== try-delta ==
## a_filter_reference_32x11
module a_filter_reference_32x11(
    input [31:0] x_in,
    input clk,
    input [5:0] reset,
    output [31:0] y_out);
Size: about 6400 cells after synthesis, about 540 flip-flops, roughly 55000 um^2 of cells after synthesis.
make LEC_CHECK=0 CAP_MARGIN=20 CORE_ASPECT_RATIO=1.1 CORE_MARGIN=2 CORE_UTILIZATION=40 GPL_ROUTABILITY_DRIVEN=0 GPL_TIMING_DRIVEN=0 HOLD_SLACK_MARGIN=0.23 SLEW_MARGIN=40 finish   # period 9.22 ns
run.sh (not shown) runs the stock make flow with config.mk's settings and CLKGATE_MAP_FILE=.
What try-violet does differently from try-delta at the input level:
# try-delta
export LEC_CHECK = 0
export CAP_MARGIN = 20
export CORE_ASPECT_RATIO = 1.1
export CORE_MARGIN = 2
export CORE_UTILIZATION = 40
export GPL_ROUTABILITY_DRIVEN = 0
export GPL_TIMING_DRIVEN = 0
export HOLD_SLACK_MARGIN = 0.23
export SLEW_MARGIN = 40
create_clock -name core_clock -period 9.22 [get_ports {clk}]
# try-violet
export LEC_CHECK = 0
export CAP_MARGIN = 20
export CORE_MARGIN = 2
export CORE_UTILIZATION = 59
export SLEW_MARGIN = 20
create_clock -name core_clock -period 4.37 [get_ports {clk}]
Results
try-violet finished all stages; layout check result: FAIL, due to negative setup slack.
Run comparison: try-violet timing endpoint of the critical path y_out[31]; try-delta timing endpoint of the critical path y_out[26]
Number of antenna violations at the first check in global routing: try-violet vs try-delta up 1
try-delta → try-violet: final worst setup slack saw a decrease, worst hold slack saw little to no change.
The following lists how try-quartz was set up differently from try-violet:
# try-violet
export LEC_CHECK = 0
export CAP_MARGIN = 20
export CORE_MARGIN = 2
export CORE_UTILIZATION = 59
export SLEW_MARGIN = 20
create_clock -name core_clock -period 4.37 [get_ports {clk}]
# try-quartz
export LEC_CHECK = 0
export ABC_AREA = 1
export CAP_MARGIN = 40
export CORE_MARGIN = 2
export CORE_UTILIZATION = 70
export CTS_CLUSTER_DIAMETER = 201
export CTS_CLUSTER_SIZE = 41
export PLACE_DENSITY_LB_ADDON = 0.28
export SLEW_MARGIN = 20
create_clock -name core_clock -period 4.37 [get_ports {clk}]
==> results <==
Status(try-quartz) = ERROR, stage = detailed placement (3_5_place_dp)
Delta (try-quartz minus try-violet): per-instance average area after synthesis now sits lower, die outline height now smaller, floorplan die width -5.5 um, area enclosed by the die boundary fell 3400 um^2, proportion of synthesized flip-flops having asynchronous set or reset neither gained nor lost much.
Sort try-violet and try-quartz by site row count asc -> top: try-quartz
In the metrics for try-violet and try-quartz, the one carrying the higher area of the mapped netlist is try-quartz.
Looking at number of standard cells after synthesis, try-quartz sits above try-violet.
try-quartz vs try-violet — post-synthesis cell count from yosys rose about 35%.
Looking at distinct cell type count of the synthesized netlist, try-quartz sits about 13% lower than try-violet does.
Inputs modified between try-quartz and try-maple:
# try-quartz
export LEC_CHECK = 0
export ABC_AREA = 1
export CAP_MARGIN = 40
export CORE_MARGIN = 2
export CORE_UTILIZATION = 70
export CTS_CLUSTER_DIAMETER = 201
export CTS_CLUSTER_SIZE = 41
export PLACE_DENSITY_LB_ADDON = 0.28
export SLEW_MARGIN = 20
create_clock -name core_clock -period 4.37 [get_ports {clk}]
# try-maple
export LEC_CHECK = 0
export CAP_MARGIN = 20
export CORE_ASPECT_RATIO = 0.91
export CORE_MARGIN = 2
export CORE_UTILIZATION = 72
export SLEW_MARGIN = 20
create_clock -name core_clock -period 7.5 [get_ports {clk}]
## What came out
Looking at the logs for try-maple and try-quartz, the single run that did not finish was try-quartz.
Count of different cell masters after synthesis: try-maple and try-quartz compared, higher one is try-maple
Area of the synthesized netlist per yosys stat, try-maple vs try-quartz: down by more than 10%
Number of nets at floorplan (try-maple / try-quartz): 0.78
Mapped cell area: try-maple < try-quartz
Relative to try-quartz, sequential area share after synthesis increased by 2.5 points in try-maple.
Going from try-quartz to try-maple, post-synthesis cell count down 2234, chip area down 15%, placeable core region down 16%, row count down about 13%, number of cell instances after yosys synthesis down 2234.
Edits applied to the flow inputs when going from try-maple to try-indigo:
# try-maple
export LEC_CHECK = 0
export CAP_MARGIN = 20
export CORE_ASPECT_RATIO = 0.91
export CORE_MARGIN = 2
export CORE_UTILIZATION = 72
export SLEW_MARGIN = 20
create_clock -name core_clock -period 7.5 [get_ports {clk}]
# try-indigo
export LEC_CHECK = 0
export CAP_MARGIN = 20
export CORE_MARGIN = 2
export CORE_UTILIZATION = 72
export PLACE_DENSITY_LB_ADDON = 0.0
export SLEW_MARGIN = 20
create_clock -name core_clock -period 8.38 [get_ports {clk}]
### Flow results
Not one of try-maple and try-indigo finished clean.
try-indigo against try-maple: routed length on met3 went down by about 60%, combined flip-flop and latch cell area went down by about 0.3%.
Row post-layout worst setup margin: try-indigo higher / try-maple lower
The inputs of try-willow differ from those of try-indigo as listed below.
# try-indigo
export LEC_CHECK = 0
export CAP_MARGIN = 20
export CORE_MARGIN = 2
export CORE_UTILIZATION = 72
export PLACE_DENSITY_LB_ADDON = 0.0
export SLEW_MARGIN = 20
create_clock -name core_clock -period 8.38 [get_ports {clk}]
# try-willow
export LEC_CHECK = 0
export CAP_MARGIN = 20
export CORE_MARGIN = 2
export CORE_UTILIZATION = 66
export SLEW_MARGIN = 20
create_clock -name core_clock -period 9.92 [get_ports {clk}]
==> comparison <==
try-willow vs try-indigo: layout-stage area growth over the synthesis result down. Compared with try-indigo, in try-willow post-layout instance area saw a decrease, number of logic stages on the critical path including buffering saw a decrease, share of the clock period used by the worst path saw a decrease. ~same area figure in the yosys stat output in try-willow and try-indigo. try-willow completed; timing, DRC and antenna clean. In the route summary, try-willow ends up with a via count below that of try-indigo. Compare try-willow and try-indigo | total routing usage reported by global routing lower: try-willow. Die area: try-willow > try-indigo. In try-willow the non-clock buffer count turned out about 60% lower than in try-indigo.

========
build 35:
Starting RTL as in the previous note.
==> flow/design.v (excerpt) <==
module a_filter_reference_32x11(
    input [31:0] x_in,
    input clk,
    input [5:0] reset,
    output [31:0] y_out);
Settings: LEC_CHECK=0, ABC_AREA=1, CAP_MARGIN=30, CORE_ASPECT_RATIO=0.83, CORE_MARGIN=2, CORE_UTILIZATION=71, CTS_CLUSTER_DIAMETER=242, CTS_CLUSTER_SIZE=39, GPL_ROUTABILITY_DRIVEN=0, GPL_TIMING_DRIVEN=1, MAX_ROUTING_LAYER=met4, PLACE_DENSITY_LB_ADDON=0.11, SETUP_SLACK_MARGIN=2.12, SLEW_MARGIN=20; clock period 8.25 ns.
Build 35 did not finish: a tool error stopped it during global routing (5_1_grt).
The inputs of build 73 differ from those of build 35 as listed below.
Settings: PLACE_DENSITY_LB_ADDON removed (was 0.11); GPL_ROUTABILITY_DRIVEN changed from 0 to 1; MAX_ROUTING_LAYER removed (was met4); SETUP_SLACK_MARGIN changed from 2.12 to -0.06; CTS_CLUSTER_DIAMETER removed (was 242); CTS_CLUSTER_SIZE removed (was 39); the clock period (ns, I/O delays scaled along) changed from 8.25 to 2.15.
==> comparison <==
Diff build 35 -> build 73: count of input and output buffers was more or less identical; post-synthesis net count roughly the same; synthesized-area fraction occupied by and/or/nand/nor cells barely changed; xor/xnor share of the synthesized area has remained practically unchanged; die boundary height essentially unchanged.
Any difference in initial core utilization between build 35 and build 73 is small enough to ignore.
~same cell count after synthesis in build 35 and build 73
From build 73 to build 35, flip-flop and latch count after synthesis did not move at all.
~same adder-cell share of the synthesized area in build 35 and build 73
Across build 35 and build 73, no clean finish was achieved.
For build 73, the flow was terminated by a tool error in detailed placement (3_5_place_dp) and produced no final design.
As far as core footprint goes, build 73 and build 35 are indistinguishable; the numbers are identical.
#### Input delta (build 91 over build 73)
Settings: SETUP_SLACK_MARGIN now -0.16, was -0.06; ABC_AREA no longer set, was 1; the clock period (ns, I/O delays scaled along) now 3.57, was 2.15.
- Build 91 failed in clock tree synthesis (4_1_cts) with DPL-0038.
- From build 91 to build 73, number of flops mapped to enable cells by yosys did not move at all.
- Between build 73 and build 91, mean instance size in the synthesized netlist increased.
- Synthesized netlist net count ends up lower on build 91.
- Diff build 73..build 91 | number of synthesized register bits | unchanged
Inputs modified between build 91 and build 37:
Settings: setting ABC_AREA to 1 for the first time; setting CTS_CLUSTER_DIAMETER to 231 for the first time; changing the clock period (ns, I/O delays scaled along) from 3.57 to 7.59.
==> results <==
Build 37 did not finish; the tool stopped in global routing (5_1_grt) with error GRT-0232.
Sequential share of the synthesized area in build 37 is 2.5 points below build 91.
| AND-OR/OR-AND share of the synthesized area | build 37 vs build 91 | 1.2 points lower |
Comparing chip area line of the yosys report for build 37 and build 91, the smaller number came from build 91.
Compared with build 91, in build 37 initial core utilization increased 0.38 points; share of flip-flops with an asynchronous set or reset closely matched the old numbers; instance area at placement went down 7.9%; area after synthesis rose about 14%.
#### Input delta (build 88 over build 37)
Settings: a deleted CTS_CLUSTER_DIAMETER that had been 231; an added CTS_CLUSTER_SIZE of 37; a deleted ABC_AREA that had been 1; an added MAX_ROUTING_LAYER of met4; a change of the clock period (ns, I/O delays scaled along) from 7.59 to 7.57.
In build 88 the implementation completed, yet the final layout does not meet the checks, the culprit being setup timing.
When build 88 is measured against build 37, its mean area per synthesized cell turns out 1.3 sq um higher.
Build 88: summed standard-cell area reported by yosys lower than build 37
Comparing build 37 and build 88, post-synthesis adder-cell area fraction is lower on build 37.
The synthesized netlist net count of build 88 falls short of that of build 37 by 2234.
Total instance count after detailed placement, build 37 and build 88: lower on build 88
In the reports for build 37 and build 88, the larger count of instantiated cells in the yosys netlist belongs to build 37.

========
== the previous run ==
a_filter_reference_32x11 again, from the RTL that the note above started with.
clock: 6.39 ns
lec_check: 0
abc_area: 1
cap_margin: 25
cell_pad_in_sites_detail_placement: 0
cell_pad_in_sites_global_placement: 0
core_aspect_ratio: 0.98
core_margin: 2
core_utilization: 40
cts_cluster_diameter: 33
cts_cluster_size: 48
gpl_routability_driven: 0
max_routing_layer: met4
min_routing_layer: met2
slew_margin: 20
tns_end_percent: 95
No final results exist for the previous run, since it was stopped by error GRT-0232 during global routing (5_1_grt).
Edits applied to the flow inputs when going from the previous run to the current run:
# the previous run
export LEC_CHECK = 0
export ABC_AREA = 1
export CAP_MARGIN = 25
export CELL_PAD_IN_SITES_DETAIL_PLACEMENT = 0
export CELL_PAD_IN_SITES_GLOBAL_PLACEMENT = 0
export CORE_ASPECT_RATIO = 0.98
export CORE_MARGIN = 2
export CORE_UTILIZATION = 40
export CTS_CLUSTER_DIAMETER = 33
export CTS_CLUSTER_SIZE = 48
export GPL_ROUTABILITY_DRIVEN = 0
export MAX_ROUTING_LAYER = met4
export MIN_ROUTING_LAYER = met2
export SLEW_MARGIN = 20
export TNS_END_PERCENT = 95
create_clock -name core_clock -period 6.39 [get_ports {clk}]
# the current run
export LEC_CHECK = 0
export CAP_MARGIN = 20
export CELL_PAD_IN_SITES_DETAIL_PLACEMENT = 1
export CELL_PAD_IN_SITES_GLOBAL_PLACEMENT = 2
export CORE_MARGIN = 2
export CORE_UTILIZATION = 40
export CTS_CLUSTER_DIAMETER = 33
export MIN_ROUTING_LAYER = met2
export SLEW_MARGIN = 30
create_clock -name core_clock -period 9.0 [get_ports {clk}]
Findings:
The final layout from the current run, which completed every stage, passed the timing, design-rule and antenna checks at the end of the flow. Between the current run and the previous run, it is the current run whose area fraction in compound gates after synthesis is higher, by 1.2 points. Per the comparison of the current run with the previous run, total number of H-tree levels higher; placeable core area saw a decrease. The run showing the greater proportion of synthesized chip area in sequential cells is the current run. Compare the previous run and the current run | post-synth design cell area lower: the current run. Compared with the previous run, in the current run number of buffers inserted by post-CTS setup repair lost 74, count of cells resized by post-cts repair fell by about 80%.
